File: flow/run.sh
#!/bin/bash
# the make line also repeats each setting of config.mk as NAME=value (left out here)
make -C /OpenROAD-flow-scripts/flow DESIGN_CONFIG=/design/flow/config.mk WORK_HOME=/design/flow/orfs CLKGATE_MAP_FILE= finish
File: flow/config.mk
export PLATFORM = sky130hd
export DESIGN_NAME = DWT
export DESIGN_NICKNAME = DWT
export VERILOG_FILES = /design/flow/design.v
export SDC_FILE = /design/flow/constraint.sdc
export NUM_CORES = 4
export LEC_CHECK = 0
export ABC_AREA = 1
export CAP_MARGIN = 10
export CELL_PAD_IN_SITES_GLOBAL_PLACEMENT = 3
export CORE_MARGIN = 6
export CORE_UTILIZATION = 33
export CTS_CLUSTER_SIZE = 76
export GPL_ROUTABILITY_DRIVEN = 0
export GPL_TIMING_DRIVEN = 1
export HOLD_SLACK_MARGIN = -0.06
export MAX_ROUTING_LAYER = met5
export MIN_ROUTING_LAYER = met2
export PLACE_DENSITY_LB_ADDON = 0.27
export SLEW_MARGIN = 10
File: flow/constraint.sdc
create_clock -name core_clock -period 4.14 [get_ports {clk}]
set_input_delay 0.8280 -clock core_clock [delete_from_list [all_inputs] [get_ports {clk}]]
set_output_delay 0.8280 -clock core_clock [all_outputs]
set_load 0.01 [all_outputs]
File: flow/design.v
module avg(input clk, input [7:0]p1, input [7:0]p2, output reg [7:0]pout);
wire [7:0] outp;
assign outp = {1'b0 , p1[7:1]} + {1'b0 , p2[7:1]};
always@(posedge clk)
begin
	pout <= outp;
end 
endmodule
module subtract(input clk, input [7:0]p1, input [7:0]p2, output reg [7:0]pout);
wire [8:0] diff = {1'b0, p1} - {1'b0, p2};
wire [7:0] mag = diff[8] ? (8'd0 - diff[7:0]) : diff[7:0];
always@(posedge clk)
begin
	pout <= mag/2;
end 
endmodule
module wavelet_1d (clk ,pixel ,pix_out);
input clk ;
input [63:0] pixel ;
output reg [63:0] pix_out;
wire [63:0]pix_out_inter;
wire [63:0] out_illusion ;
genvar i;
	generate 
		for(i=0;i<4;i=i+1) 
		begin : name
			avg u0 (clk,pixel[16*i+7:16*i], pixel[16*i+15:16*i+8],out_illusion[8*i+7:8*i]);
			subtract u1 (clk,pixel[16*i+7:16*i], pixel[16*i+15:16*i+8],out_illusion[8*i+39:8*i+32]);
		end
	endgenerate 
	assign pix_out_inter = {out_illusion[31:0],out_illusion[63:32]};
always@(posedge clk)
	begin
		pix_out <= pix_out_inter;
	end
endmodule
module wavelet_2d (clk ,pixel_out1, pixel_out2 ,pixelcol_out1,pixelcol_out2,dwt_valid);
input clk ;
input [63:0] pixel_out1, pixel_out2 ;
output reg [63:0] pixelcol_out1,pixelcol_out2;
output reg dwt_valid;
wire [63:0]pixelcol1_inter,pixelcol2_inter;
wire [63:0] out_illusion20 ;
wire [63:0] out_illusion21;
genvar j;
	generate 
		for(j=0;j<8;j=j+1) 
		begin : name
			avg u0 (clk,pixel_out1[8*j+7:8*j], pixel_out2[8*j+7:8*j],out_illusion20[8*j+7:8*j]);
			subtract u1 (clk,pixel_out2[8*j+7:8*j], pixel_out1[8*j+7:8*j], out_illusion21[8*j+7:8*j]);
		end
	endgenerate 
	assign pixelcol1_inter = out_illusion20;
	assign pixelcol2_inter = out_illusion21;
always@(posedge clk)
	begin
		pixelcol_out1 <= pixelcol1_inter;
		pixelcol_out2 <= pixelcol2_inter;
	   dwt_valid <= 1'b1;
	end
endmodule
module DWT(clk, inp1,inp2,inp3,inp4,inp5,inp6,inp7,inp8, outp1,outp2,outp3,outp4,outp5,outp6,outp7,outp8,dwt_valid);
input clk;
input [63:0]inp1,inp2,inp3,inp4,inp5,inp6,inp7,inp8;
output [63:0] outp1,outp2,outp3,outp4,outp5,outp6,outp7,outp8;
output dwt_valid;
wire [63:0] inp_1d [7:0];
wire [63:0] out_1d [7:0];
wire dwt_valid1, dwt_valid2, dwt_valid3, dwt_valid4;
assign inp_1d [0] = inp1;
assign inp_1d [1] = inp2;
assign inp_1d [2] = inp3;
assign inp_1d [3] = inp4;
assign inp_1d [4] = inp5;
assign inp_1d [5] = inp6;
assign inp_1d [6] = inp7;
assign inp_1d [7] = inp8;
genvar j;
	generate 
		for(j=0;j<8;j=j+1) 
		begin : name
			wavelet_1d u0(clk,inp_1d[j],out_1d[j]);
		end
	endgenerate 
wavelet_2d x1 (clk, out_1d[0],out_1d[1],outp1,outp5,dwt_valid1);
wavelet_2d x2 (clk, out_1d[2],out_1d[3],outp2,outp6,dwt_valid2);
wavelet_2d x3 (clk, out_1d[4],out_1d[5],outp3,outp7,dwt_valid3);
wavelet_2d x4 (clk, out_1d[6],out_1d[7],outp4,outp8,dwt_valid4);
assign dwt_valid = dwt_valid1 && dwt_valid2 && dwt_valid3 && dwt_valid4;
endmodule
==> run notes, run 1 <==
run metrics: first-pass GRT wire length=404,900 um, cell total in the yosys stat output=10.88k, CP required=3310 ps, Post-synth top flop=dfxtp_1, drt pass-1 iters=10, critical path endpoint=outp7[53], synthesized area per cell=8.268 um2, Site Rows=191, initial antenna violation count=1, Synth cell types=39, Async S/R FF share, synth=0%, xor+xnor area frac=5.921%, comb area leader=simple AND/OR/NAND/NOR gates, antenna-violating nets left=0, clock power share=25.6%, tool warnings=459, CTS H-tree depth=4, DRT iter0 DRCs=11.12k, FF-to-FF End=x2.name[5].u1.pout[1], Via density=6.281, CTS resizes=0, Seq share, synth=42.03%, number of enable flip-flop cells=0, CTS Root Cell=clkbuf_16, final hold vios=0, fillers=27.21k, worst-path cell chain=clkdlybuf4s50_1, fa+ha+maj area frac=16.65%, pin count of the biggest net entering global routing=16, Simple-Gate Area Share=19.45%, placed inst area=0.1034 mm2, WP buf/inv=1, logic gate share of total power=38.0%, yosys warns=5, CTS Buf Count=217, sequential power share=36.4%, Pwr top=combinational logic, hold path depth=0, Commonest cells post-synth=2,389 x nand2_1, 1,888 x dfxtp_1, 1,865 x inv_1, R2R depth=9, cell area after synthesis=0.08994 mm2, worst hold path class=flop to flop, leak pwr=0.05552 uW, CP delay by family, top=buffers and inverters, Clk. pwr=20,400 uW, area fraction in compound gates=6.916%, Die W=534.0 um, area delta synth->final=23.68%, Clock Path Buffers=4, io pins=1,026, CTS tree=built, clk_skew=38.30 ps, cells after synthesis=10.88k, switching share of power=37.36%, layout net count=13.59k, die y size=534.0 um, Hold EP=name[1].u0.pix_out[63], Max Fclk=340.6 MHz, Final Setup Violations=0, capturing element type of the critical path=output port, gr usage total=27.24%, Post-Layout Inst Area=0.1112 mm2, final-report max-slew violation count=0, Psw=29,800 uW, mux share=0%, IO Port Bufs=976, Worst Setup Path Type=flop to output port, RR Startpoint=name[3].u0.pix_out[40], CP max FO=1, Init Core Util=33.22%, power per cell area=717.1 mW/mm2, seq pwr=29,000 uW, P_int=49,960 uW, core area=0.2708 mm2, Max stage delay on crit path=630 ps, r2r setup slk=1850 ps, vias=99.08k, fin crit share=70.92%, Least-Margin Pin Slew=813.2 ps, critical path startpoint=x3.pixelcol_out2[53], setup TNS=0 ps, Critical Path Stages=1, clock slew at reported path FFs=70 ps, dpl hpwl=212,900 um, grt ovf=0, RSZ-0062 raised after global routing=no, worst vdd ir=0.4408 mV, drt wl/cell=17.12 um, flops out of synthesis=1,888, Hold Buf Count CTS=0, Clk Latency, worst-skew pair=910 ps, crit start category=flop, Post-CTS Setup Repair Bufs=0, Hold Crit Start=name[1].u0.name[3].u0.pout[7], count leader, synth=nand2_1, Rel. slew slack=45.10%, comb pwr=30,300 uW, WL final=270,000 um, fin crit period=2936 ps, Sink Count=1,888, CP max stage cell=clkdlybuf4s50_1, status=no timing/DRC/antenna violations, vias in the first global route=107.8k, WP data arrival=2110 ps, number of remaining DRC errors=0, Synth area leaders=dfxtp_1 42%, ha_1 14%, nand2_1 10%, inv_1 7.8%, nand3_1 4.4%, fin util=41.08%, Top cell area share=42.03%, cell taking the most area after synthesis=dfxtp_1, Die Area=0.2852 mm2, yosys stat chip area=0.08994 mm2, Max-cap violations=0
==> cell type report <==
| cell class | count | area, um2 | area share (%) |
|---|---|---|---|
| Sequential cell | 1888 | 37800 | 33.98 |
| Clock buffer | 272 | 6021 | 5.413 |
| Antenna cell | 69 | 172.7 | 0.1552 |
| Timing Repair Buffer | 977 | 9777 | 8.790 |
| Clock inverter | 128 | 1640 | 1.475 |
| Tap cell | 3570 | 4467 | 4.016 |
| Multi-Input combinational cell | 6962 | 44190 | 39.73 |
| Inverter | 1909 | 7166 | 6.442 |
==> through the flow <==
| step | hold slack [ps] | instances | setup slack [ps] | total power, uW |
|---|---|---|---|---|
| floorplan | 309.6 | 10920 | 1761 | 46150 |
| global placement | 309.7 | 15310 | 698.7 | 59120 |
| detailed placement | 312.1 | 15310 | 820.6 | 58960 |
| CTS | 289.1 | 15710 | 1208 | 79880 |
| global route | 297.2 | 15710 | 1052 | 85850 |
| finish | 292.2 | 15780 | 1204 | 79760 |
==> layer usage <==
layer  routed length (um)  vias up  GRT usage [%]
met2               137000    25320          31.59
met3               115300     1596          39.02
met4                15810       42          3.776
met1                    0    36210              -
li1                     -    35910              -
met5                 1876        -          7.119
==> run 2: changes to the inputs <==
Settings changed: ABC_AREA 1 to unset, CAP_MARGIN 10 to 20, CELL_PAD_IN_SITES_GLOBAL_PLACEMENT 3 to unset, CORE_MARGIN 6 to 2, CORE_UTILIZATION 33 to 54, CTS_CLUSTER_SIZE 76 to unset, GPL_ROUTABILITY_DRIVEN 0 to unset, GPL_TIMING_DRIVEN 1 to unset, HOLD_SLACK_MARGIN -0.06 to unset, MAX_ROUTING_LAYER met5 to unset, MIN_ROUTING_LAYER met2 to unset, PLACE_DENSITY set to 0.57, PLACE_DENSITY_LB_ADDON 0.27 to unset.
Clock period 4.14 ns to 5.08 ns, I/O delays scaled along.
==> run notes, run 2 <==
run metrics: status=no timing/DRC/antenna violations, area delta synth->final=22.56%, Max stage delay on crit path=810 ps, critical path startpoint=x2.pixelcol_out2[51], count leader, synth=dfxtp_1, final-report max-slew violation count=0, Rel. slew slack=58.26%, Synth cell types=49, CTS H-tree depth=4, core area=0.1519 mm2, clock slew at reported path FFs=70 ps, first-pass GRT wire length=306,600 um, logic gate share of total power=39.5%, Max Fclk=337.8 MHz, seq pwr=23,300 uW, crit start category=flop, layout net count=10.78k, pin count of the biggest net entering global routing=17, GPL Wtd Cong=0.9221, area fraction in compound gates=12.48%, fin cells=11.36k, worst vdd ir=0.4537 mV, Via density=4.917, die y size=395.1 um, RSZ-0062 raised after global routing=no, Post-synth top flop=dfxtp_1, FF-to-FF End=x1.name[4].u1.pout[6], sequential power share=37.3%, hold path depth=0, IO Port Bufs=976, Psw=21,310 uW, yosys stat chip area=0.08259 mm2, CP required=4060 ps, yosys warns=5, setup TNS=0 ps, mux share=0.8726%, Hold Buf Count CTS=0, antenna-violating nets left=0, Top cell area share=45.76%, WP buf/inv=1, number of remaining DRC errors=0, flops out of synthesis=1,888, CTS Root Cell=clkbuf_16, clk_skew=16.99 ps, CTS resizes=0, io pins=1,026, Simple-Gate Area Share=6.464%, capturing element type of the critical path=output port, grt ovf=0, r2r setup slk=2570 ps, xor+xnor area frac=10.34%, number of enable flip-flop cells=0, Clock Path Buffers=3, CP max stage cell=clkdlybuf4s50_1, critical path endpoint=outp6[51], leak pwr=0.04555 uW, cell total in the yosys stat output=8,029, clock power share=23.2%, Commonest cells post-synth=1,888 x dfxtp_1, 1,160 x inv_1, 992 x ha_1, WL final=202,800 um, CTS Buf Count=188, CP delay by family, top=buffers and inverters, DR WL met3=13,630 um, Pwr top=combinational logic, Hold EP=x2.pixelcol_out2[2], Die W=395.1 um, Sink Count=1,888, CP max FO=1, cell area after synthesis=0.08259 mm2, cell taking the most area after synthesis=dfxtp_1, cells after synthesis=8,029, Site Rows=143, Clk. pwr=14,500 uW, worst-path cell chain=clkdlybuf4s50_1, R2R depth=9, dpl hpwl=169,000 um, comb pwr=24,700 uW, gr usage total=25.36%, Clk Latency, worst-skew pair=800 ps, P_int=41,200 uW, wire length on met2=97,030 um, worst hold path class=flop to flop, M1 WL=81,560 um, Critical Path Stages=1, drt pass-1 iters=5, Init Core Util=54.37%, vias=55.84k, fin crit period=2960 ps, comb area leader=adder cells, CTS tree=built, Hold Crit Start=x2.name[0].u1.pout[2], WP data arrival=1940 ps, switching share of power=34.09%, drt wl/cell=17.85 um, tool warnings=461, DRT iter0 DRCs=2,443, initial antenna violation count=49, Least-Margin Pin Slew=620.7 ps, Final Setup Violations=0, Seq share, synth=45.76%, fa+ha+maj area frac=18.13%, power per cell area=617.5 mW/mm2, top sig layer=met5, RR Startpoint=name[0].u0.pix_out[32], fin crit share=58.27%, Synth area leaders=dfxtp_1 46%, ha_1 15%, xnor2_1 7.7%, inv_1 5.3%, nor2_1 3.5%, Async S/R FF share, synth=0%, synthesized area per cell=10.29 um2, Post-CTS Setup Repair Bufs=0, Max-cap violations=0, Worst Setup Path Type=flop to output port, vias in the first global route=56.14k, Die Area=0.1561 mm2, placed insts=10.98k, final hold vios=0
-- run 2: routing by layer --
metal	vias to the layer above	track usage, %
met2	1257	43.78
met3	417	6.953
met5	-	0
met4	34	12.81
li1	28310	-
met1	25820	28.63
-- run 2: stage by stage --
step / cell area (um2) / util, % / hold slack (ps) / setup WS (ps) / total power, uW
5_1_grt: 101200 / 66.63 / 314.0 / 2028 / 66450
3_5_place_dp: 94530 / 62.23 / 312.1 / 1428 / 48280
4_1_cts: 101200 / 66.60 / 313.5 / 2023 / 63060
6_report: 101200 / 66.64 / 310.9 / 2120 / 62510
3_3_place_gp: 94530 / 62.23 / 309.7 / 1448 / 47870
2_1_floorplan: 82770 / - / 309.6 / 2287 / 38680
-- run 2: cell type report --
cell class | instances | area [um2]
Antenna cell | 21 | 52.55
Clock buffer | 244 | 5298
Clock inverter | 108 | 1353
Fill cell | 12080 | 50680
Inverter | 1160 | 4354
Multi-Input combinational cell | 4930 | 40070
Sequential cell | 1888 | 37800
Tap cell | 2030 | 2540
Timing Repair Buffer | 976 | 9769
==> run 3: changes to the inputs <==
Settings changed: CORE_UTILIZATION 54 to 72, CTS_CLUSTER_DIAMETER set to 266, PLACE_DENSITY 0.57 to unset, SLEW_MARGIN 10 to 20.
Clock period 5.08 ns to 2.93 ns, I/O delays scaled along.
==> run notes, run 3 <==
run metrics: Max-cap violations=0, fin crit period=2829 ps, vias=61.97k, seq pwr=41,100 uW, flops out of synthesis=1,888, comb area leader=adder cells, Hold WS=301.8 ps, Clk. pwr=24,200 uW, Rel. slew slack=57.55%, Seq share, synth=45.76%, cell taking the most area after synthesis=dfxtp_1, DRT iter0 DRCs=4,327, CTS Root Cell=clkbuf_16, clock slew at reported path FFs=70 ps, FF-to-FF End=x4.name[4].u1.pout[6], fin cells=11.02k, Hold Crit Start=name[1].u0.name[1].u0.pout[1], die y size=342.7 um, Pwr top=combinational logic, Least-Margin Pin Slew=635.5 ps, R2R depth=9, final-report max-slew violation count=0, tool warnings=461, worst vdd ir=0.8367 mV, cell total in the yosys stat output=8,029, r2r setup slk=100 ps, Top cell area share=45.76%, cell area after synthesis=0.08259 mm2, Synth area leaders=dfxtp_1 46%, ha_1 15%, xnor2_1 7.7%, inv_1 5.3%, nor2_1 3.5%, capturing element type of the critical path=flop, Post-synth top flop=dfxtp_1, first-pass GRT wire length=356,700 um, Hold Buf Count CTS=0, CTS resizes=0, Final Setup Violations=0, Clock Path Buffers=3, dpl hpwl=176,000 um, drt pass-1 iters=6, critical path startpoint=name[6].u0.pix_out[32], worst hold path class=flop to flop, CP required=3620 ps, placed insts=10.63k, Sink Count=1,888, Critical Path Stages=9, RR Startpoint=name[6].u0.pix_out[32], worst-path cell chain=ha_1 > inv_1 > fa_1 > a211oi_1 > o21bai_1 > a21oi_1 > xor2_1 > a31oi_1 > xnor2_1, Worst Setup Path Type=flop to flop, core area=0.1140 mm2, Async S/R FF share, synth=0%, layout net count=10.93k, Clk Latency, worst-skew pair=790 ps, clk_skew=25.39 ps, count leader, synth=dfxtp_1, CTS tree=built, Post-Layout Inst Area=0.1015 mm2, number of enable flip-flop cells=0, CTS Buf Count=176, area delta synth->final=22.84%, Max stage delay on crit path=510 ps, CTS H-tree depth=4, Psw=40,570 uW, RSZ-0062 raised after global routing=no, Hold EP=name[1].u0.pix_out[41], WP buf/inv=1, Simple-Gate Area Share=6.464%, Via density=5.624, pin count of the biggest net entering global routing=17, xor+xnor area frac=10.34%, placed inst area=0.09509 mm2, critical path endpoint=x4.name[4].u1.pout[6], Site Rows=124, CP delay by family, top=AND-OR/OR-AND gates, Die W=342.7 um, clock power share=21.7%, Max Fclk=353.4 MHz, leak pwr=0.04608 uW, P_int=71,120 uW, gr usage total=39.40%, GPL Wtd Cong=0.9837, crit start category=flop, WL final=239,700 um, IO Port Bufs=976, area fraction in compound gates=12.48%, synthesized area per cell=10.29 um2, status=no timing/DRC/antenna violations, power per cell area=1101 mW/mm2, setup TNS=0 ps, sequential power share=36.8%, drt wl/cell=21.75 um, yosys stat chip area=0.08259 mm2, CP max FO=3, comb pwr=46,400 uW, fin crit share=96.57%, yosys warns=5, initial antenna violation count=78, Init Core Util=72.43%, logic gate share of total power=41.5%, antenna-violating nets left=0, io pins=1,026, mux share=0.8726%, CP max stage cell=a211oi_1, hold path depth=0, Die Area=0.1174 mm2, final hold vios=0, WP data arrival=3520 ps, Commonest cells post-synth=1,888 x dfxtp_1, 1,160 x inv_1, 992 x ha_1, Synth cell types=49, number of remaining DRC errors=0, vias in the first global route=64.55k, fa+ha+maj area frac=18.13%, Post-CTS Setup Repair Bufs=0, cells after synthesis=8,029, grt ovf=0, switching share of power=36.33%
run 3: layer usage:
metal  track usage, %  vias up  wire [um]
li1                 -    28660          -
met1            39.78    29300      80500
met2            68.07     2943     115900
met3            11.24     1039      21480
met4            31.48       26      21680
met5                0        -        181
run 3: area by class of cell:
class | count | area [um2]
timing repair buffer | 1138 | 10990
tap | 1512 | 1892
inverter | 1160 | 4354
antenna | 66 | 165.2
clock buffer | 232 | 4959
clock inverter | 93 | 1235
multi-input combinational | 4930 | 40070
sequential | 1888 | 37800
fill | 5119 | 12580
run 3: stage by stage:
step	util, %	setup WS [ps]	total power, uW
finish	88.97	100.6	111700
global placement	83.39	-392.0	82510
detailed placement	83.39	-356.2	84820
floorplan	-	566.8	67060
global route	88.95	47.62	116500
CTS	88.82	264.1	110700
==> run 4: changes to the inputs <==
Settings changed: CAP_MARGIN 20 to 15, CORE_UTILIZATION 72 to 67, CTS_CLUSTER_DIAMETER 266 to unset, CTS_CLUSTER_SIZE set to 37, HOLD_SLACK_MARGIN set to 0.27, SETUP_SLACK_MARGIN set to -0.17.
Clock period 2.93 ns to 2.22 ns, I/O delays scaled along.
==> run notes, run 4 <==
run metrics: dpl hpwl=183,700 um, GPL Wtd Cong=0.9772, CP delay by family, top=AND-OR/OR-AND gates, first-pass GRT wire length=372,400 um, R2R depth=10, Psw=55,850 uW, cell area after synthesis=0.08259 mm2, status=failed layout checks, Simple-Gate Area Share=6.464%, worst-path cell chain=ha_1 > inv_1 > fa_2 > a21o_1 > a21oi_2 > o21bai_1 > a21oi_1 > xor2_1 > buf_4 > xor2_1, Commonest cells post-synth=1,888 x dfxtp_1, 1,160 x inv_1, 992 x ha_1, drt wl/cell=21.18 um, fin util=89.61%, RR Startpoint=name[6].u0.pix_out[24], crit start category=flop, P_int=99,000 uW, Hold Crit Start=x4.name[6].u0.pout[5], setup TNS=-15,130 ps, WP data arrival=3280 ps, yosys warns=5, clock slew at reported path FFs=70 ps, fillers=5,441, synthesized area per cell=10.29 um2, Final Worst Setup Slack=-321.4 ps, RSZ-0062 raised after global routing=yes, initial antenna violation count=76, Rel. slew slack=55.60%, core area=0.1220 mm2, antenna-violating nets left=0, gr usage total=38.11%, WL final=254,800 um, Hold Buf Count CTS=0, CTS H-tree depth=4, clock power share=21.1%, Hold EP=x4.pixelcol_out1[53], seq pwr=54,300 uW, Max stage delay on crit path=390 ps, cell total in the yosys stat output=8,029, cells after synthesis=8,029, number of enable flip-flop cells=0, clk_skew=32.45 ps, Clock Path Buffers=3, cell taking the most area after synthesis=dfxtp_1, WP buf/inv=2, CTS tree=built, CP required=2950 ps, count leader, synth=dfxtp_1, area delta synth->final=32.40%, Final Setup Violations=229, number of remaining DRC errors=0, worst hold path class=flop to flop, critical path endpoint=x4.name[3].u1.pout[5], FF-to-FF End=x4.name[3].u1.pout[5], tool warnings=463, fin crit period=2541 ps, Top cell area share=45.76%, comb pwr=67,900 uW, leak pwr=0.05071 uW, Sink Count=1,888, Critical Path Stages=10, hold path depth=0, area fraction in compound gates=12.48%, Blocking Checks=setup timing, mux share=0.8726%, final-report max-slew violation count=0, Pwr Total=154,800 uW, die y size=355.1 um, vias in the first global route=68.22k, logic gate share of total power=43.8%, Synth area leaders=dfxtp_1 46%, ha_1 15%, xnor2_1 7.7%, inv_1 5.3%, nor2_1 3.5%, pin count of the biggest net entering global routing=17, Post-synth top flop=dfxtp_1, Seq share, synth=45.76%, vias=65.70k, worst vdd ir=1.333 mV, Max-cap violations=0, capturing element type of the critical path=flop, Pwr top=combinational logic, CTS Buf Count=179, io pins=1,026, IO Port Bufs=976, sequential power share=35.0%, Max Fclk=393.5 MHz, critical path startpoint=name[6].u0.pix_out[24], Init Core Util=67.68%, DRT iter0 DRCs=4,769, Die Area=0.1261 mm2, power per cell area=1416 mW/mm2, xor+xnor area frac=10.34%, Least-Margin Pin Slew=660.3 ps, Synth cell types=49, layout net count=11.84k, fin crit share=114.5%, Site Rows=128, Async S/R FF share, synth=0%, Worst Setup Path Type=flop to flop, switching share of power=36.07%, Most common cell on crit path=xor2_1, Hold WS=297.0 ps, Clk Latency, worst-skew pair=820 ps, Clk. pwr=32,700 uW, CTS Root Cell=clkbuf_16, yosys stat chip area=0.08259 mm2, flops out of synthesis=1,888, fa+ha+maj area frac=18.13%, Die W=355.1 um, drt pass-1 iters=10, CP max stage cell=xor2_1, grt ovf=0, Via density=5.462, final hold vios=0, comb area leader=adder cells, r2r setup slk=-320 ps, CP max FO=2
[run 4: per-stage QoR]
step / worst slack, ps / std cells / area [um2]
floorplan: -1.230 / 8076 / 82770
global placement: -900.1 / 11640 / 102000
detailed placement: -963.6 / 11640 / 102000
CTS: -201.7 / 11970 / 108500
global route: -390.6 / 12020 / 109300
finish: -321.4 / 12030 / 109400
[run 4: what timing repair did]
| item | in CTS | in global routing |
|---|---|---|
| resized | 22 | 142 |
| setup endpoints to repair | 17 | 117 |
| buffers inserted | 2 | 10 |
| pin swaps | 7 | 49 |
[run 4: cell type report]
| type | count | area, um2 | share of cell area [%] |
|---|---|---|---|
| tap | 1625 | 2033 | 1.859 |
| multi-input combinational | 4930 | 40870 | 37.38 |
| sequential | 1888 | 37810 | 34.57 |
| inverter | 1160 | 4354 | 3.982 |
| timing repair buffer | 2044 | 17820 | 16.29 |
| antenna | 50 | 125.1 | 0.1144 |
| clock buffer | 246 | 5274 | 4.823 |
| clock inverter | 85 | 1074 | 0.9817 |
[run 4: per-layer routing]
metal	global-route usage (%)	vias to the layer above	wire [um]
met4	27.67	50	21410
li1	-	30460	-
met5	0	-	319
met1	39.72	31090	87610
met2	66.10	3005	123300
met3	10.31	1093	22170
==> run 5: changes to the inputs <==
Settings changed: ABC_AREA set to 1, CAP_MARGIN 15 to 20, CORE_UTILIZATION 67 to 62, CTS_CLUSTER_SIZE 37 to 99, HOLD_SLACK_MARGIN 0.27 to unset, SETUP_SLACK_MARGIN -0.17 to unset.
Clock period 2.22 ns to 1.89 ns, I/O delays scaled along.
==> run notes, run 5 <==
run metrics: CP max stage cell=dfxtp_2, Worst Setup Path Type=flop to flop, WL final=281,000 um, pin count of the biggest net entering global routing=17, Site Rows=139, critical path startpoint=name[5].u0.pix_out[48], drt wl/cell=18.41 um, Pwr top=combinational logic, status=failed layout checks, cell total in the yosys stat output=10.88k, R2R depth=16, vias=80.74k, cell area after synthesis=0.08994 mm2, Commonest cells post-synth=2,389 x nand2_1, 1,888 x dfxtp_1, 1,865 x inv_1, Die W=384.9 um, fa+ha+maj area frac=16.65%, first-pass GRT wire length=405,100 um, crit start category=flop, DRT iter0 DRCs=5,622, number of enable flip-flop cells=0, tool warnings=464, Critical Path Stages=16, CTS tree=built, CP delay by family, top=simple AND/OR/NAND/NOR gates, Post-synth top flop=dfxtp_1, clock power share=21.0%, Seq share, synth=42.03%, power per cell area=1507 mW/mm2, critical path endpoint=x3.name[6].u1.pout[6], worst vdd ir=1.457 mV, Hold WS=158.4 ps, count leader, synth=nand2_1, Synth cell types=39, flops out of synthesis=1,888, Rel. slew slack=56.74%, final hold vios=0, Max-cap violations=0, leak pwr=0.06187 uW, WP data arrival=2850 ps, Hold Crit Start=inp6[24], gr usage total=34.52%, CP max FO=2, vias in the first global route=78.27k, Max stage delay on crit path=330 ps, die y size=384.9 um, clock slew at reported path FFs=70 ps, synthesized area per cell=8.268 um2, worst hold path class=primary input to flop, Blocking Checks=setup timing, final-report max-slew violation count=0, capturing element type of the critical path=flop, seq pwr=63,800 uW, fillers=8,315, number of remaining DRC errors=0, core area=0.1438 mm2, CTS Root Cell=clkbuf_16, dpl hpwl=205,400 um, worst-path cell chain=inv_2 > ha_4 > inv_4 > buf_4 > buf_4 > buf_4 > nand3_1 > nand2_1 > nand2_2 > nand2_2 > nor2_4 > nand3_4 > nand2_2 > nand2_2 > nand2_1 > inv_1, fin util=84.35%, Synth area leaders=dfxtp_1 42%, ha_1 14%, nand2_1 10%, inv_1 7.8%, nand3_1 4.4%, Final Setup Violations=78, Max Fclk=471.3 MHz, WP buf/inv=6, sequential power share=34.9%, CTS H-tree depth=4, cells after synthesis=10.88k, antenna-violating nets left=0, Sink Count=1,888, layout net count=14.80k, mux share=0%, yosys warns=5, Init Core Util=62.53%, Final Worst Setup Slack=-231.9 ps, Comb gate area=0.04844 mm2, area fraction in compound gates=6.916%, drt pass-1 iters=9, Via density=5.289, hold path depth=5, FF+latch area=0.03800 mm2, r2r setup slk=-230 ps, Most common cell on crit path=nand2_2, FF-to-FF End=x3.name[6].u1.pout[6], Clock Path Buffers=3, Die Area=0.1481 mm2, IO Port Bufs=976, Hold EP=name[5].u0.name[1].u1.pout[0], Psw=71,420 uW, logic gate share of total power=44.1%, RR Startpoint=name[5].u0.pix_out[48], Clk. pwr=38,500 uW, GPL Wtd Cong=0.9857, fin crit period=2122 ps, CTS Buf Count=184, fin crit share=112.3%, xor+xnor area frac=5.921%, cell taking the most area after synthesis=dfxtp_1, comb pwr=80,600 uW, area delta synth->final=34.90%, yosys stat chip area=0.08994 mm2, comb area leader=simple AND/OR/NAND/NOR gates, grt ovf=0, io pins=1,026, setup TNS=-5499 ps, CP required=2610 ps, switching share of power=39.05%, Simple-Gate Area Share=19.45%, clk_skew=26.81 ps, initial antenna violation count=61, Clk Latency, worst-skew pair=820 ps, RSZ-0062 raised after global routing=yes, P_int=111,500 uW, Top cell area share=42.03%, Async S/R FF share, synth=0%, Least-Margin Pin Slew=640.7 ps
run 5: layer usage:
layer	global-route usage (%)	routed length, um	vias to the layer above
met1	38.30	102800	37470
met5	0	274	-
met2	58.97	133900	3576
li1	-	-	38540
met3	8.350	22860	1107
met4	22.51	21180	44
run 5: final cells by class:
type,instances,area share (%)
multi-input combinational,6969,39.93
timing repair buffer,2218,15.44
inverter,1909,6.010
sequential,1888,31.32
clock buffer,228,4.173
antenna,40,0.08251
tap,1903,1.963
clock inverter,109,1.085
run 5: what timing repair did:
item	4_1_cts	5_1_grt
resized	1021	844
endpoints found under the hold margin	0	0
hold buffers	0	0
pin swaps	160	264
setup buffers	44	77
cloned	1	6
endpoints found under the setup margin	589	339
run 5: stage by stage:
stage	cell area, um2	power [uW]	cells	setup slack (ps)
final	121300	182900	15260	-231.9
after global routing	121300	191900	15260	-398.0
after CTS	117600	171600	15150	-144.8
after detailed placement	110300	133200	14770	-831.6
after global placement	110300	130600	14770	-816.9
after floorplan	90550	101200	10920	-5.338
==> run 6: changes to the inputs <==
Settings changed: ABC_AREA 1 to unset, CORE_UTILIZATION 62 to 63, CTS_CLUSTER_SIZE 99 to 14, PLACE_DENSITY set to 0.57, SETUP_SLACK_MARGIN set to -0.14, SLEW_MARGIN 20 to 10.
Clock period 1.89 ns to 2.33 ns, I/O delays scaled along.
==> run notes, run 6 <==
run metrics: status=failed layout checks, Blocking Checks=setup timing, WL final=221,500 um, pin count of the biggest net entering global routing=17, yosys warns=5, Clk. pwr=30,100 uW, area fraction in compound gates=12.48%, comb pwr=59,300 uW, leak pwr=0.04973 uW, Max Fclk=408.0 MHz, fin crit period=2451 ps, clock slew at reported path FFs=70 ps, Seq share, synth=45.76%, Clock Path Buffers=3, Sink Count=1,888, vias in the first global route=63.73k, IO Port Bufs=976, Max-cap violations=0, RSZ-0062 raised after global routing=yes, CP max stage cell=dfxtp_1, Comb gate area=0.04026 mm2, Site Rows=132, placed inst area=0.1010 mm2, CTS Buf Count=181, Async S/R FF share, synth=0%, die y size=366.1 um, Init Core Util=63.62%, Worst Setup Path Type=flop to flop, worst-path cell chain=inv_1 > ha_1 > nor2b_1 > o31ai_2 > a21oi_1 > o21ai_2 > nand2_1 > nor4bb_2 > buf_4, flops out of synthesis=1,888, r2r setup slk=-120 ps, CP delay by family, top=AND-OR/OR-AND gates, antenna-violating nets left=0, Simple-Gate Area Share=6.464%, first-pass GRT wire length=337,800 um, cell taking the most area after synthesis=dfxtp_1, dpl hpwl=176,700 um, fin cells=11.98k, Clk Latency, worst-skew pair=810 ps, Psw=48,760 uW, count leader, synth=dfxtp_1, R2R depth=9, comb area leader=adder cells, number of remaining DRC errors=0, Post-Layout Inst Area=0.1075 mm2, critical path startpoint=name[4].u0.pix_out[17], synthesized area per cell=10.29 um2, final-report max-slew violation count=0, critical path endpoint=x3.name[2].u1.pout[6], WP buf/inv=2, fin util=82.82%, fillers=7,794, Hold Buf Count CTS=0, Final Setup Violations=24, cells after synthesis=8,029, hold path depth=0, drt pass-1 iters=6, xor+xnor area frac=10.34%, Rel. slew slack=58.79%, Synth area leaders=dfxtp_1 46%, ha_1 15%, xnor2_1 7.7%, inv_1 5.3%, nor2_1 3.5%, placed insts=11.61k, CP max FO=6, cell area after synthesis=0.08259 mm2, Hold EP=x2.pixelcol_out1[63], RR Startpoint=name[4].u0.pix_out[17], Pwr top=combinational logic, Least-Margin Pin Slew=616.9 ps, final hold vios=0, Die W=366.1 um, Commonest cells post-synth=1,888 x dfxtp_1, 1,160 x inv_1, 992 x ha_1, Final Worst Setup Slack=-120.8 ps, GPL Wtd Cong=0.9868, Synth cell types=49, Hold Crit Start=x2.name[7].u0.pout[7], CTS Root Cell=clkbuf_16, seq pwr=51,000 uW, DRT iter0 DRCs=3,361, io pins=1,026, initial antenna violation count=73, logic gate share of total power=42.2%, sequential power share=36.3%, worst hold path class=flop to flop, FF+latch area=0.03780 mm2, switching share of power=34.74%, fa+ha+maj area frac=18.13%, CTS H-tree depth=4, Critical Path Stages=9, fin crit share=105.2%, power per cell area=1305 mW/mm2, gr usage total=32.11%, Top cell area share=45.76%, cell total in the yosys stat output=8,029, CP required=3060 ps, P_int=91,590 uW, CTS tree=built, drt wl/cell=18.49 um, worst vdd ir=0.8486 mV, area delta synth->final=30.18%, number of enable flip-flop cells=0, Die Area=0.1340 mm2, mux share=0.8726%, crit start category=flop, FF-to-FF End=x3.name[2].u1.pout[6], Post-synth top flop=dfxtp_1, layout net count=11.68k, yosys stat chip area=0.08259 mm2, Via density=5.129, capturing element type of the critical path=flop, clock power share=21.5%, grt ovf=0, tool warnings=462, vias=61.43k, WP data arrival=3180 ps, Max stage delay on crit path=380 ps, core area=0.1298 mm2, setup TNS=-861.1 ps, clk_skew=21.82 ps
## run 6: layout make-up
cell class,count,area share (%)
Multi-Input combinational cell,4930,37.45
Sequential cell,1888,35.15
Timing Repair Buffer,1890,15.47
Clock buffer,242,4.786
Inverter,1160,4.050
Tap cell,1742,2.027
Clock inverter,81,0.9647
Antenna cell,44,0.1024
## run 6: metrics by stage
stage	total power [uW]	hold WS [ps]	setup slack, ps
after floorplan	84320	309.6	86.77
after global placement	106600	309.6	-785.3
after detailed placement	108600	312.1	-803.7
after CTS	139900	308.4	-109.9
after global routing	147800	314.4	-232.0
final	140300	311.5	-120.8
## run 6: what timing repair did
item                                    4_1_cts  5_1_grt
gates resized                                 2       36
endpoints found under the setup margin        2       52
setup buffers                                 0        4
pin swaps                                     0        5
## run 6: layer usage
metal | vias up | part of all wire (%) | GRT usage (%)
li1 | 30150 | - | -
met1 | 28760 | 37 | 33.83
met2 | 1857 | 49 | 56.61
met3 | 609 | 6.8 | 8.372
met4 | 48 | 6.8 | 20.81
met5 | - | 0.13 | 0
==> run 7: changes to the inputs <==
Settings changed: CORE_UTILIZATION 63 to 72, HOLD_SLACK_MARGIN set to 0.3, SETUP_SLACK_MARGIN -0.14 to 0.07.
Clock period 2.33 ns to 2.47 ns, I/O delays scaled along.
==> run notes, run 7 <==
run results: yosys warns=5, CTS Buf Count=178, Hold Buf Count CTS=0, Synth area leaders=dfxtp_1 46%, ha_1 15%, xnor2_1 7.7%, inv_1 5.3%, nor2_1 3.5%, placed insts=11.20k, CTS H-tree depth=4, xor+xnor area frac=10.34%, yosys stat chip area=0.08259 mm2, cell area after synthesis=0.08259 mm2, GPL Wtd Cong=0.9805, number of enable flip-flop cells=0, IO Port Bufs=976, dpl hpwl=187,800 um, Seq share, synth=45.76%, Top cell area share=45.76%, area fraction in compound gates=12.48%, Synth cell types=49, count leader, synth=dfxtp_1, Commonest cells post-synth=1,888 x dfxtp_1, 1,160 x inv_1, 992 x ha_1, Post-synth top flop=dfxtp_1, Simple-Gate Area Share=6.464%, cell taking the most area after synthesis=dfxtp_1, Clock Path Buffers=3, synthesized area per cell=10.29 um2, CTS Root Cell=clkbuf_16, Stopped at=5_1_grt, mux share=0.8726%, Sink Count=1,888, cell total in the yosys stat output=8,029, cells after synthesis=8,029, comb area leader=adder cells, status=did not finish, die y size=342.7 um, fa+ha+maj area frac=18.13%, core area=0.1140 mm2, Async S/R FF share, synth=0%, Init Core Util=72.43%, Post-Place Worst Slack=-820.7 ps, io pins=1,026, Site Rows=124, Die W=342.7 um, Die Area=0.1174 mm2, flops out of synthesis=1,888
-- run 7: what timing repair did --
item,in CTS
pin swaps,12
buffers inserted,13
setup endpoints to repair,112
gates cloned,0
resized,73
-- run 7: metrics by stage --
step                cell area (um2)  TNS [ps]  hold WS [ps]
floorplan                     82770         0         309.6
global placement              99370    -74790         309.7
detailed placement            99370    -97170         312.1
CTS                          105800         0         316.4
==> run 8: changes to the inputs <==
Settings changed: CORE_UTILIZATION 72 to 63, CTS_CLUSTER_SIZE 14 to unset, HOLD_SLACK_MARGIN 0.3 to unset, SETUP_SLACK_MARGIN 0.07 to -0.26.
Clock period 2.47 ns to 4.14 ns, I/O delays scaled along.
==> run notes, run 8 <==
run metrics: CTS resizes=0, number of remaining DRC errors=0, Psw=26,410 uW, Clk. pwr=17,800 uW, Max-cap violations=0, Site Rows=132, setup TNS=0 ps, Post-CTS Setup Repair Bufs=0, P_int=50,660 uW, Hold EP=name[6].u0.pix_out[17], fa+ha+maj area frac=18.13%, final-report max-slew violation count=0, WP buf/inv=3, status=no timing/DRC/antenna violations, comb pwr=30,700 uW, CP max stage cell=a211oi_1, count leader, synth=dfxtp_1, GPL Wtd Cong=0.9612, io pins=1,026, CP max FO=3, yosys stat chip area=0.08259 mm2, Synth area leaders=dfxtp_1 46%, ha_1 15%, xnor2_1 7.7%, inv_1 5.3%, nor2_1 3.5%, layout net count=10.77k, drt wl/cell=18.57 um, comb area leader=adder cells, worst hold path class=flop to flop, switching share of power=34.26%, crit start category=primary input, hold path depth=0, Least-Margin Pin Slew=635.3 ps, area fraction in compound gates=12.48%, number of enable flip-flop cells=0, cell total in the yosys stat output=8,029, Seq share, synth=45.76%, Max Fclk=358.6 MHz, Top cell area share=45.76%, Clock Path Buffers=3, cell taking the most area after synthesis=dfxtp_1, gr usage total=29.93%, power per cell area=764.3 mW/mm2, final hold vios=0, vias in the first global route=57.93k, Via density=5.149, CTS Root Cell=clkbuf_16, capturing element type of the critical path=flop, CTS Buf Count=183, cell area after synthesis=0.08259 mm2, Post-Layout Inst Area=0.1008 mm2, seq pwr=28,600 uW, pin count of the biggest net entering global routing=17, vias=57.03k, Simple-Gate Area Share=6.464%, Die W=366.1 um, WP data arrival=3490 ps, Async S/R FF share, synth=0%, RSZ-0062 raised after global routing=no, die y size=366.1 um, grt ovf=0, Clk Latency, worst-skew pair=800 ps, CP required=4840 ps, Die Area=0.1340 mm2, CTS H-tree depth=4, Hold WS=304.9 ps, Critical Path Stages=11, drt pass-1 iters=6, Final Setup Violations=0, yosys warns=5, RR Startpoint=name[5].u0.pix_out[32], r2r setup slk=1560 ps, clock power share=23.1%, Post-synth top flop=dfxtp_1, Hold Crit Start=name[6].u0.name[2].u1.pout[1], Synth cell types=49, Rel. slew slack=57.29%, sequential power share=37.1%, synthesized area per cell=10.29 um2, Max stage delay on crit path=470 ps, IO Port Bufs=976, critical path startpoint=inp4[32], tool warnings=461, area delta synth->final=22.10%, clk_skew=21.96 ps, Commonest cells post-synth=1,888 x dfxtp_1, 1,160 x inv_1, 992 x ha_1, mux share=0.8726%, fin crit period=2789 ps, antenna-violating nets left=0, Pwr top=combinational logic, xor+xnor area frac=10.34%, DRT iter0 DRCs=3,054, FF-to-FF End=x3.name[4].u1.pout[6], dpl hpwl=167,200 um, flops out of synthesis=1,888, Worst Setup Path Type=primary input to flop, core area=0.1298 mm2, Init Core Util=63.62%, Hold Buf Count CTS=0, clock slew at reported path FFs=60 ps, fin crit share=67.36%, worst vdd ir=0.4508 mV, fin util=77.68%, first-pass GRT wire length=312,300 um, leak pwr=0.04546 uW, R2R depth=10, critical path endpoint=name[3].u0.name[2].u1.pout[6], worst-path cell chain=clkdlybuf4s50_1 > inv_1 > ha_1 > inv_1 > fa_1 > a211oi_1 > nor2_1 > xnor2_1 > nor3b_1 > a31oi_1 > xnor2_1, cells after synthesis=8,029, Sink Count=1,888, logic gate share of total power=39.8%, placed inst area=0.09417 mm2, CP delay by family, top=adder cells, initial antenna violation count=64, WL final=205,700 um, CTS tree=built
## run 8: final cells by class
cell class | instances | area, um2
Clock buffer | 245 | 5197
Antenna cell | 43 | 107.6
Inverter | 1160 | 4354
Tap cell | 1742 | 2180
Timing Repair Buffer | 976 | 9769
Fill cell | 8652 | 28970
Sequential cell | 1888 | 37800
Multi-Input combinational cell | 4930 | 40070
Clock inverter | 93 | 1375
## run 8: metal layers
layer / global-route usage, % / vias to the layer above / part of all wire (%)
met5: 0 / - / 0.10
met1: 33.01 / 26450 / 38
met3: 7.582 / 547 / 7.1
met2: 51.57 / 1698 / 48
li1: - / 28310 / -
met4: 18.59 / 34 / 6.3
## run 8: stage by stage
stage / instances / power [uW] / setup slack, ps
2_1_floorplan: 8076 / 47460 / 1535
3_3_place_gp: 10700 / 58240 / 671.2
3_5_place_dp: 10700 / 59130 / 596.2
4_1_cts: 11030 / 77320 / 1325
5_1_grt: 11070 / 81410 / 1151
6_report: 11080 / 77070 / 1351
==> run 9: changes to the inputs <==
Settings changed: CORE_UTILIZATION 63 to 70, CTS_CLUSTER_SIZE set to 33, PLACE_DENSITY 0.57 to unset, SETUP_SLACK_MARGIN -0.26 to unset, SLEW_MARGIN 10 to 20.
Clock period 4.14 ns to 2.22 ns, I/O delays scaled along.
==> run notes, run 9 <==
run results: placed inst area=0.1014 mm2, xor+xnor area frac=10.34%, yosys warns=5, flops out of synthesis=1,888, status=did not finish, Sink Count=1,888, area fraction in compound gates=12.48%, mux share=0.8726%, CTS H-tree depth=4, Simple-Gate Area Share=6.464%, Die W=347.5 um, dpl hpwl=189,400 um, io pins=1,026, Commonest cells post-synth=1,888 x dfxtp_1, 1,160 x inv_1, 992 x ha_1, CTS Buf Count=178, cells after synthesis=8,029, Async S/R FF share, synth=0%, Top cell area share=45.76%, grt ovf=1,048, Post-synth top flop=dfxtp_1, comb area leader=adder cells, Init Core Util=70.23%, die y size=347.5 um, Tool Error=[ERROR GRT-0232] Routing congestion too high. Check the congestion heatmap in the GUI., CTS Root Cell=clkbuf_16, Synth area leaders=dfxtp_1 46%, ha_1 15%, xnor2_1 7.7%, inv_1 5.3%, nor2_1 3.5%, cell total in the yosys stat output=8,029, GPL Wtd Cong=0.9975, synthesized area per cell=10.29 um2, core area=0.1176 mm2, Site Rows=126, IO Port Bufs=976, Seq share, synth=45.76%, Stopped at=5_1_grt, Clock Path Buffers=3, Die Area=0.1208 mm2, fa+ha+maj area frac=18.13%, cell area after synthesis=0.08259 mm2, Synth cell types=49, count leader, synth=dfxtp_1, cell taking the most area after synthesis=dfxtp_1, number of enable flip-flop cells=0, yosys stat chip area=0.08259 mm2, gr usage total=84.80%
## run 9: metal layers
metal	GRT usage [%]	overflow
met5	45.30	0
met4	90.31	421
met3	74.99	10
met2	99.84	608
met1	79.61	9
## run 9: metrics by stage
stage               cells  setup slack (ps)
floorplan            8076             1.831
global placement    11490            -798.0
detailed placement  11490            -822.8
CTS                 11860            -94.07
## run 9: what timing repair did
action / CTS
setup buffers: 45
hold buffers: 0
gates cloned: 0
pin swaps: 127
gates resized: 509
endpoints found under the setup margin: 377
==> run 10: changes to the inputs <==
Settings changed: CORE_UTILIZATION 70 to 67, CTS_CLUSTER_SIZE 33 to 37, HOLD_SLACK_MARGIN set to 0.27, SETUP_SLACK_MARGIN set to 0.43.
Clock period 2.22 ns to 1.54 ns, I/O delays scaled along.
==> run notes, run 10 <==
run results: IO Port Bufs=976, comb area leader=adder cells, Synth cell types=49, cells after synthesis=8,029, yosys warns=5, Init Core Util=67.68%, core area=0.1220 mm2, area fraction in compound gates=12.48%, xor+xnor area frac=10.34%, Stopped at=4_1_cts, flops out of synthesis=1,888, cell total in the yosys stat output=8,029, Synth area leaders=dfxtp_1 46%, ha_1 15%, xnor2_1 7.7%, inv_1 5.3%, nor2_1 3.5%, Commonest cells post-synth=1,888 x dfxtp_1, 1,160 x inv_1, 992 x ha_1, Tool Error=[ERROR DPL-0038] Utilization greater than 100%, impossible to legalize, synthesized area per cell=10.29 um2, Post-synth top flop=dfxtp_1, GPL Wtd Cong=0.9674, fa+ha+maj area frac=18.13%, Site Rows=128, status=did not finish, Die W=355.1 um, io pins=1,026, Seq share, synth=45.76%, Die Area=0.1261 mm2, placed inst area=0.1101 mm2, count leader, synth=dfxtp_1, die y size=355.1 um, yosys stat chip area=0.08259 mm2, dpl hpwl=208,500 um, number of enable flip-flop cells=0, cell area after synthesis=0.08259 mm2, mux share=0.8726%, Simple-Gate Area Share=6.464%, cell taking the most area after synthesis=dfxtp_1, Async S/R FF share, synth=0%, Top cell area share=45.76%
-- run 10: through the flow --
step,TNS (ps),hold WS [ps],worst slack (ps),cells,total power (uW)
floorplan,-127630,309.5,-478.8,8076,132400
global placement,-447560,309.5,-1200,12370,181700
detailed placement,-511820,312.0,-1496,12370,189700
==> run 11: changes to the inputs <==
Settings changed: CORE_UTILIZATION 67 to 63, CTS_CLUSTER_SIZE 37 to 15, HOLD_SLACK_MARGIN 0.27 to unset, PLACE_DENSITY set to 0.57, SETUP_SLACK_MARGIN 0.43 to 0.55, SLEW_MARGIN 20 to 10.
Clock period 1.54 ns to 2.11 ns, I/O delays scaled along.
==> run notes, run 11 <==
run metrics: sequential power share=31.0%, DR WL met3=41,070 um, fa+ha+maj area frac=18.13%, Max Fclk=342.0 MHz, cell taking the most area after synthesis=dfxtp_1, DRT iter0 DRCs=8,796, grt ovf=0, P_int=117,000 uW, first-pass GRT wire length=399,400 um, Pwr top=combinational logic, FF-to-FF End=x4.name[5].u1.pout[4], M1 WL=108,800 um, fillers=3,890, Die W=366.1 um, mux share=0.8726%, CTS Root Cell=clkbuf_16, core area=0.1298 mm2, die y size=366.1 um, antenna-violating nets left=0, CP max FO=3, vias in the first global route=70.92k, crit start category=flop, Commonest cells post-synth=1,888 x dfxtp_1, 1,160 x inv_1, 992 x ha_1, wire length on met2=164,200 um, Post-Layout Inst Area=0.1216 mm2, Most common cell on crit path=xnor2_1, worst-path cell chain=inv_1 > ha_1 > nand2b_1 > a21oi_1 > xnor2_1 > nor3b_2 > buf_4 > nor2_4 > xnor2_1, top sig layer=met5, number of enable flip-flop cells=0, Async S/R FF share, synth=0%, drt pass-1 iters=9, comb area leader=adder cells, Final Setup Violations=190, pin count of the biggest net entering global routing=17, CTS Buf Count=182, dpl hpwl=180,300 um, Hold Crit Start=inp6[1], Seq share, synth=45.76%, flops out of synthesis=1,888, switching share of power=40.09%, leak pwr=0.05610 uW, status=failed layout checks, fin crit period=2924 ps, final hold vios=0, layout net count=12.06k, fin cells=12.41k, cell area after synthesis=0.08259 mm2, fin util=93.68%, WL final=358,000 um, worst hold path class=primary input to flop, R2R depth=9, Rel. slew slack=21.38%, area delta synth->final=47.25%, Max-cap violations=0, Top cell area share=45.76%, Critical Path Stages=9, yosys warns=5, Max stage delay on crit path=520 ps, Blocking Checks=setup timing, seq pwr=60,500 uW, yosys stat chip area=0.08259 mm2, Hold EP=name[5].u0.name[0].u0.pout[0], r2r setup slk=-810 ps, logic gate share of total power=50.7%, comb pwr=99,000 uW, CTS H-tree depth=4, Hold Buf Count CTS=0, clk_skew=37.67 ps, Least-Margin Pin Slew=1171 ps, Final Worst Setup Slack=-814.0 ps, fin crit share=138.6%, Die Area=0.1340 mm2, power per cell area=1605 mW/mm2, xor+xnor area frac=10.34%, cell total in the yosys stat output=8,029, CP max stage cell=ha_1, Via density=6.158, Psw=78,270 uW, Synth cell types=49, Post-synth top flop=dfxtp_1, CP delay by family, top=simple AND/OR/NAND/NOR gates, Sink Count=1,888, worst vdd ir=1.518 mV, GPL Wtd Cong=0.9557, Synth area leaders=dfxtp_1 46%, ha_1 15%, xnor2_1 7.7%, inv_1 5.3%, nor2_1 3.5%, CP required=2810 ps, Site Rows=132, WP data arrival=3630 ps, Init Core Util=63.62%, placed inst area=0.1035 mm2, critical path endpoint=x4.name[5].u1.pout[4], clock slew at reported path FFs=70 ps, vias=76.44k, Post-Place Worst Slack=-847.0 ps, io pins=1,026, capturing element type of the critical path=flop, IO Port Bufs=976, CTS tree=built, synthesized area per cell=10.29 um2, WP buf/inv=2, initial antenna violation count=116, RSZ-0062 raised after global routing=yes, drt wl/cell=28.84 um, tool warnings=467, RR Startpoint=name[6].u0.pix_out[41], hold path depth=4, critical path startpoint=name[6].u0.pix_out[41], clock power share=18.3%, Clock Path Buffers=3, area fraction in compound gates=12.48%, Clk. pwr=35,700 uW, count leader, synth=dfxtp_1, number of remaining DRC errors=0, Worst Setup Path Type=flop to flop, Hold WS=125.1 ps, placed insts=11.79k, Simple-Gate Area Share=6.464%, gr usage total=38.20%, cells after synthesis=8,029, final-report max-slew violation count=0, Clk Latency, worst-skew pair=840 ps
## run 11: metrics by stage
stage	power [uW]	TNS [ps]
after global routing	198800	-42460
after global placement	121600	-162620
after floorplan	93460	0
after detailed placement	124100	-182930
final	195200	-39570
after CTS	170200	-1282
## run 11: layout make-up
class                      count  area [um2]  area share [%]
antenna                       88       220.2          0.1811
clock buffer                 237        5114           4.205
sequential                  1888       38510           31.67
multi-input combinational   4930       49530           40.73
tap                         1742        2180           1.792
clock inverter                98        1264           1.039
timing repair buffer        2269       20010           16.45
inverter                    1160        4787           3.936
## run 11: metal layers
| metal | vias to the layer above | track usage, % |
|---|---|---|
| met4 | 58 | 26.12 |
| met3 | 3000 | 10.43 |
| li1 | 30930 | - |
| met5 | - | 0 |
| met1 | 35950 | 39.02 |
| met2 | 6497 | 67.82 |
## run 11: timing repair
action / 4_1_cts / 5_1_grt
setup buffers: 96 / 105
pin swaps: 348 / 664
resized: 3168 / 1776
endpoints found under the setup margin: 1053 / 1131
==> run 12: changes to the inputs <==
Settings changed: CAP_MARGIN 20 to 10, CORE_MARGIN 2 to 6, CORE_UTILIZATION 63 to 33, CTS_CLUSTER_SIZE 15 to 76, GPL_ROUTABILITY_DRIVEN set to 0, GPL_TIMING_DRIVEN set to 1, HOLD_SLACK_MARGIN set to -0.06, MAX_ROUTING_LAYER set to met5, MIN_ROUTING_LAYER set to met2, SETUP_SLACK_MARGIN 0.55 to unset.
Clock period 2.11 ns to 4.14 ns, I/O delays scaled along.
==> run notes, run 12 <==
run metrics: critical path endpoint=name[1].u0.name[3].u1.pout[6], tool warnings=458, WL final=213,700 um, power per cell area=757.1 mW/mm2, CP delay by family, top=AND-OR/OR-AND gates, vias=78.87k, worst vdd ir=0.4272 mV, Post-Place Worst Slack=558.9 ps, leak pwr=0.04567 uW, antenna-violating nets left=0, Hold Crit Start=name[4].u0.name[0].u0.pout[5], fin crit period=2880 ps, hold path depth=0, Post-Layout Inst Area=0.1032 mm2, worst hold path class=flop to flop, cell taking the most area after synthesis=dfxtp_1, yosys stat chip area=0.08259 mm2, cell total in the yosys stat output=8,029, Rel. slew slack=49.50%, WP buf/inv=3, r2r setup slk=1340 ps, FF+latch area=0.03780 mm2, yosys warns=5, xor+xnor area frac=10.34%, CTS resizes=0, Commonest cells post-synth=1,888 x dfxtp_1, 1,160 x inv_1, 992 x ha_1, Hold Buf Count CTS=0, Synth area leaders=dfxtp_1 46%, ha_1 15%, xnor2_1 7.7%, inv_1 5.3%, nor2_1 3.5%, status=no timing/DRC/antenna violations, Sink Count=1,888, CTS H-tree depth=4, clock slew at reported path FFs=60 ps, placed inst area=0.09615 mm2, Max Fclk=347.2 MHz, layout net count=10.79k, Clk Latency, worst-skew pair=830 ps, gr usage total=23.59%, P_int=50,800 uW, Comb gate area=0.04007 mm2, clk_skew=62.59 ps, Psw=27,350 uW, Post-CTS Setup Repair Bufs=0, synthesized area per cell=10.29 um2, Post-synth top flop=dfxtp_1, Final Setup Violations=0, placed insts=12.28k, logic gate share of total power=39.2%, Worst Setup Path Type=primary input to flop, Final Worst Setup Slack=1260 ps, die y size=512.3 um, fa+ha+maj area frac=18.13%, DRT iter0 DRCs=10.60k, Seq share, synth=45.76%, CTS Buf Count=200, final hold vios=0, vias in the first global route=87.42k, Site Rows=183, Critical Path Stages=11, critical path startpoint=inp2[48], Top cell area share=45.76%, number of enable flip-flop cells=0, comb pwr=30,600 uW, CP required=4810 ps, dpl hpwl=168,400 um, IO Port Bufs=976, Die Area=0.2624 mm2, number of remaining DRC errors=0, cells after synthesis=8,029, CP max FO=3, setup TNS=0 ps, first-pass GRT wire length=325,300 um, fin cells=12.69k, io pins=1,026, Synth cell types=49, Init Core Util=33.21%, RR Startpoint=name[4].u0.pix_out[32], Clock Path Buffers=3, Hold EP=name[4].u0.pix_out[37], drt pass-1 iters=13, fillers=23.87k, flops out of synthesis=1,888, R2R depth=9, capturing element type of the critical path=flop, Async S/R FF share, synth=0%, pin count of the biggest net entering global routing=17, Clk. pwr=18,600 uW, Max stage delay on crit path=430 ps, CTS Root Cell=clkbuf_16, Via density=6.214, FF-to-FF End=x3.name[4].u1.pout[6], RSZ-0062 raised after global routing=no, initial antenna violation count=0, WP data arrival=3550 ps, cell area after synthesis=0.08259 mm2, Least-Margin Pin Slew=751.1 ps, area delta synth->final=24.99%, comb area leader=adder cells, CTS tree=built, Pwr top=combinational logic, grt ovf=0, switching share of power=35.00%, core area=0.2487 mm2, crit start category=primary input, CP max stage cell=clkdlybuf4s50_1, Max-cap violations=0, drt wl/cell=16.84 um, mux share=0.8726%, Die W=512.3 um, seq pwr=28,900 uW, Most common cell on crit path=inv_1, worst-path cell chain=clkdlybuf4s50_1 > inv_1 > ha_1 > inv_1 > fa_1 > a211oi_1 > o21bai_1 > a21oi_1 > xor2_1 > a31oi_1 > xnor2_1, final-report max-slew violation count=0, count leader, synth=dfxtp_1, fin crit share=69.57%, Simple-Gate Area Share=6.464%, sequential power share=37.0%, area fraction in compound gates=12.48%, clock power share=23.8%
-- run 12: cell type report --
type | count | area share [%]
tap | 3330 | 4.036
sequential | 1888 | 36.61
antenna | 37 | 0.08969
inverter | 1160 | 4.218
clock inverter | 114 | 1.462
multi-input combinational | 4930 | 38.81
clock buffer | 258 | 5.303
timing repair buffer | 976 | 9.464
-- run 12: routing by layer --
layer / track usage [%] / vias to the layer above / share of wire [%]
li1: - / 28170 / -
met1: - / 28470 / 0
met2: 28.91 / 20370 / 53
met3: 31.00 / 1850 / 39
met4: 4.913 / 28 / 7.8
met5: 4.402 / - / 0.55
-- run 12: metrics by stage --
step | power, uW | hold slack [ps] | util (%)
after global placement | 59090 | 310.0 | 38.67
after global routing | 83670 | 298.0 | 41.48
final | 78150 | 280.4 | 41.51
after detailed placement | 59360 | 312.1 | 38.67
after floorplan | 47460 | 309.6 | -
after CTS | 78400 | 289.8 | 41.48
==> run 13: changes to the inputs <==
Settings changed: CAP_MARGIN 10 to 0, CELL_PAD_IN_SITES_DETAIL_PLACEMENT set to 2, CORE_MARGIN 6 to 5, CORE_UTILIZATION 33 to 46, CTS_CLUSTER_SIZE 76 to 86, GPL_ROUTABILITY_DRIVEN 0 to unset, GPL_TIMING_DRIVEN 1 to unset, HOLD_SLACK_MARGIN -0.06 to unset, MAX_ROUTING_LAYER met5 to unset, MIN_ROUTING_LAYER met2 to unset, PLACE_DENSITY 0.57 to unset, SETUP_SLACK_MARGIN set to -0.18, SLEW_MARGIN 10 to 20.
Clock period 4.14 ns to 2.04 ns, I/O delays scaled along.
==> run notes, run 13 <==
run results: yosys warns=5, Site Rows=155, number of enable flip-flop cells=0, Commonest cells post-synth=1,888 x dfxtp_1, 1,160 x inv_1, 992 x ha_1, core area=0.1786 mm2, status=did not finish, flops out of synthesis=1,888, Tool Error=[ERROR DPL-0033] detailed placement checks failed during check placement., Synth area leaders=dfxtp_1 46%, ha_1 15%, xnor2_1 7.7%, inv_1 5.3%, nor2_1 3.5%, die y size=433.7 um, xor+xnor area frac=10.34%, synthesized area per cell=10.29 um2, cells after synthesis=8,029, Post-synth top flop=dfxtp_1, Top cell area share=45.76%, Synth cell types=49, io pins=1,026, Seq share, synth=45.76%, fa+ha+maj area frac=18.13%, Stopped at=3_5_place_dp, Simple-Gate Area Share=6.464%, Init Core Util=46.24%, Async S/R FF share, synth=0%, IO Port Bufs=976, comb area leader=adder cells, cell area after synthesis=0.08259 mm2, yosys stat chip area=0.08259 mm2, cell total in the yosys stat output=8,029, Die W=433.7 um, area fraction in compound gates=12.48%, Die Area=0.1881 mm2, cell taking the most area after synthesis=dfxtp_1, mux share=0.8726%, GPL Wtd Cong=0.9376, count leader, synth=dfxtp_1
run 13: through the flow:
step	instances	setup slack, ps	area [um2]
global placement	12720	-1154	105500
floorplan	8076	-145.2	82770
==> run 14: changes to the inputs <==
Settings changed: CAP_MARGIN 0 to 10, CELL_PAD_IN_SITES_DETAIL_PLACEMENT 2 to unset, CORE_MARGIN 5 to 6, CORE_UTILIZATION 46 to 63, CTS_CLUSTER_SIZE 86 to 76, GPL_TIMING_DRIVEN set to 0, MAX_ROUTING_LAYER set to met4, PLACE_DENSITY set to 0.57, SETUP_SLACK_MARGIN -0.18 to unset, SLEW_MARGIN 20 to 10.
Clock period 2.04 ns to 4.14 ns, I/O delays scaled along.
==> run notes, run 14 <==
run metrics: status=no timing/DRC/antenna violations, GPL Wtd Cong=0.9758, io pins=1,026, Hold EP=name[0].u0.pix_out[24], CTS tree=built, IO Port Bufs=976, first-pass GRT wire length=317,000 um, gr usage total=29.56%, cells after synthesis=8,029, crit start category=flop, drt pass-1 iters=6, Simple-Gate Area Share=6.464%, CTS Root Cell=clkbuf_16, Clock Path Buffers=3, area fraction in compound gates=12.48%, final-report max-slew violation count=0, comb area leader=adder cells, CP max FO=1, cell total in the yosys stat output=8,029, flops out of synthesis=1,888, seq pwr=28,500 uW, Max-cap violations=0, mux share=0.8726%, fin crit period=2846 ps, sequential power share=37.1%, worst hold path class=flop to flop, Psw=26,320 uW, comb pwr=30,800 uW, worst vdd ir=0.5593 mV, grt ovf=0, synthesized area per cell=10.29 um2, Hold Buf Count CTS=0, die y size=374.1 um, Async S/R FF share, synth=0%, Sink Count=1,888, FF-to-FF End=x1.name[7].u1.pout[6], capturing element type of the critical path=output port, R2R depth=10, CP delay by family, top=buffers and inverters, final hold vios=0, Final Setup Violations=0, setup TNS=0 ps, Max Fclk=351.4 MHz, Pwr Total=76,660 uW, Site Rows=132, worst-path cell chain=clkdlybuf4s50_1, Rel. slew slack=57.72%, critical path endpoint=outp5[30], xor+xnor area frac=10.34%, Via density=5.116, critical path startpoint=x1.pixelcol_out2[30], Hold Crit Start=name[0].u0.name[3].u1.pout[0], vias in the first global route=58.04k, count leader, synth=dfxtp_1, logic gate share of total power=40.2%, hold path depth=0, area delta synth->final=22.69%, P_int=50,340 uW, tool warnings=461, Max stage delay on crit path=740 ps, power per cell area=756.5 mW/mm2, Post-synth top flop=dfxtp_1, antenna-violating nets left=0, CTS H-tree depth=4, CTS Buf Count=179, CTS resizes=0, Init Core Util=63.62%, cell taking the most area after synthesis=dfxtp_1, Clk. pwr=17,400 uW, number of remaining DRC errors=0, CP max stage cell=clkdlybuf4s50_1, RSZ-0062 raised after global routing=no, Least-Margin Pin Slew=628.8 ps, switching share of power=34.33%, initial antenna violation count=90, number of enable flip-flop cells=0, Die Area=0.1399 mm2, core area=0.1298 mm2, cell area after synthesis=0.08259 mm2, Worst Setup Path Type=flop to output port, placed inst area=0.09472 mm2, Commonest cells post-synth=1,888 x dfxtp_1, 1,160 x inv_1, 992 x ha_1, clock slew at reported path FFs=60 ps, Post-Place Worst Slack=601.2 ps, fa+ha+maj area frac=18.13%, Post-Layout Inst Area=0.1013 mm2, vias=57.29k, pin count of the biggest net entering global routing=18, DRT iter0 DRCs=3,104, WP buf/inv=1, dpl hpwl=170,200 um, fin crit share=68.74%, Final Worst Setup Slack=1294 ps, clock power share=22.7%, yosys warns=5, Top cell area share=45.76%, Seq share, synth=45.76%, Die W=374.1 um, Clk Latency, worst-skew pair=800 ps, Critical Path Stages=1, placed insts=10.79k, clk_skew=24.22 ps, yosys stat chip area=0.08259 mm2, Post-CTS Setup Repair Bufs=0, WL final=209,200 um, r2r setup slk=1630 ps, WP data arrival=2020 ps, Synth cell types=49, fillers=8,642, RR Startpoint=name[1].u0.pix_out[56], fin cells=11.20k, Pwr top=combinational logic, drt wl/cell=18.68 um, CP required=3310 ps, layout net count=10.87k, Synth area leaders=dfxtp_1 46%, ha_1 15%, xnor2_1 7.7%, inv_1 5.3%, nor2_1 3.5%, leak pwr=0.04574 uW
[run 14: final cells by class]
cell class | count | area, um2 | area share, %
repair buffers | 976 | 9769 | 9.641
multi-input cells | 4930 | 40070 | 39.54
diodes | 76 | 190.2 | 0.1877
plain buffers | 98 | 551.8 | 0.5445
inverters | 1160 | 4354 | 4.297
flip-flops and latches | 1888 | 37800 | 37.30
clock inverters | 94 | 1338 | 1.320
well taps | 1742 | 2180 | 2.151
clock buffers | 235 | 5085 | 5.018
[run 14: routing by layer]
metal / up-vias / wire length [um] / GRT usage (%)
li1: 28550 / - / -
met1: 26610 / 78420 / 31.59
met2: 1603 / 101400 / 50.16
met3: 529 / 16710 / 8.164
met4: 0 / 12670 / 15.61
met5: - / 0 / -
[run 14: stage by stage]
| step | util (%) | hold slack, ps |
|---|---|---|
| after CTS | 77.91 | 305.0 |
| after detailed placement | 72.96 | 312.1 |
| final | 78.06 | 306.4 |
| after floorplan | - | 309.6 |
| after global routing | 78.05 | 306.8 |
| after global placement | 72.96 | 309.9 |
Power is estimated from default activity; no workload was simulated.
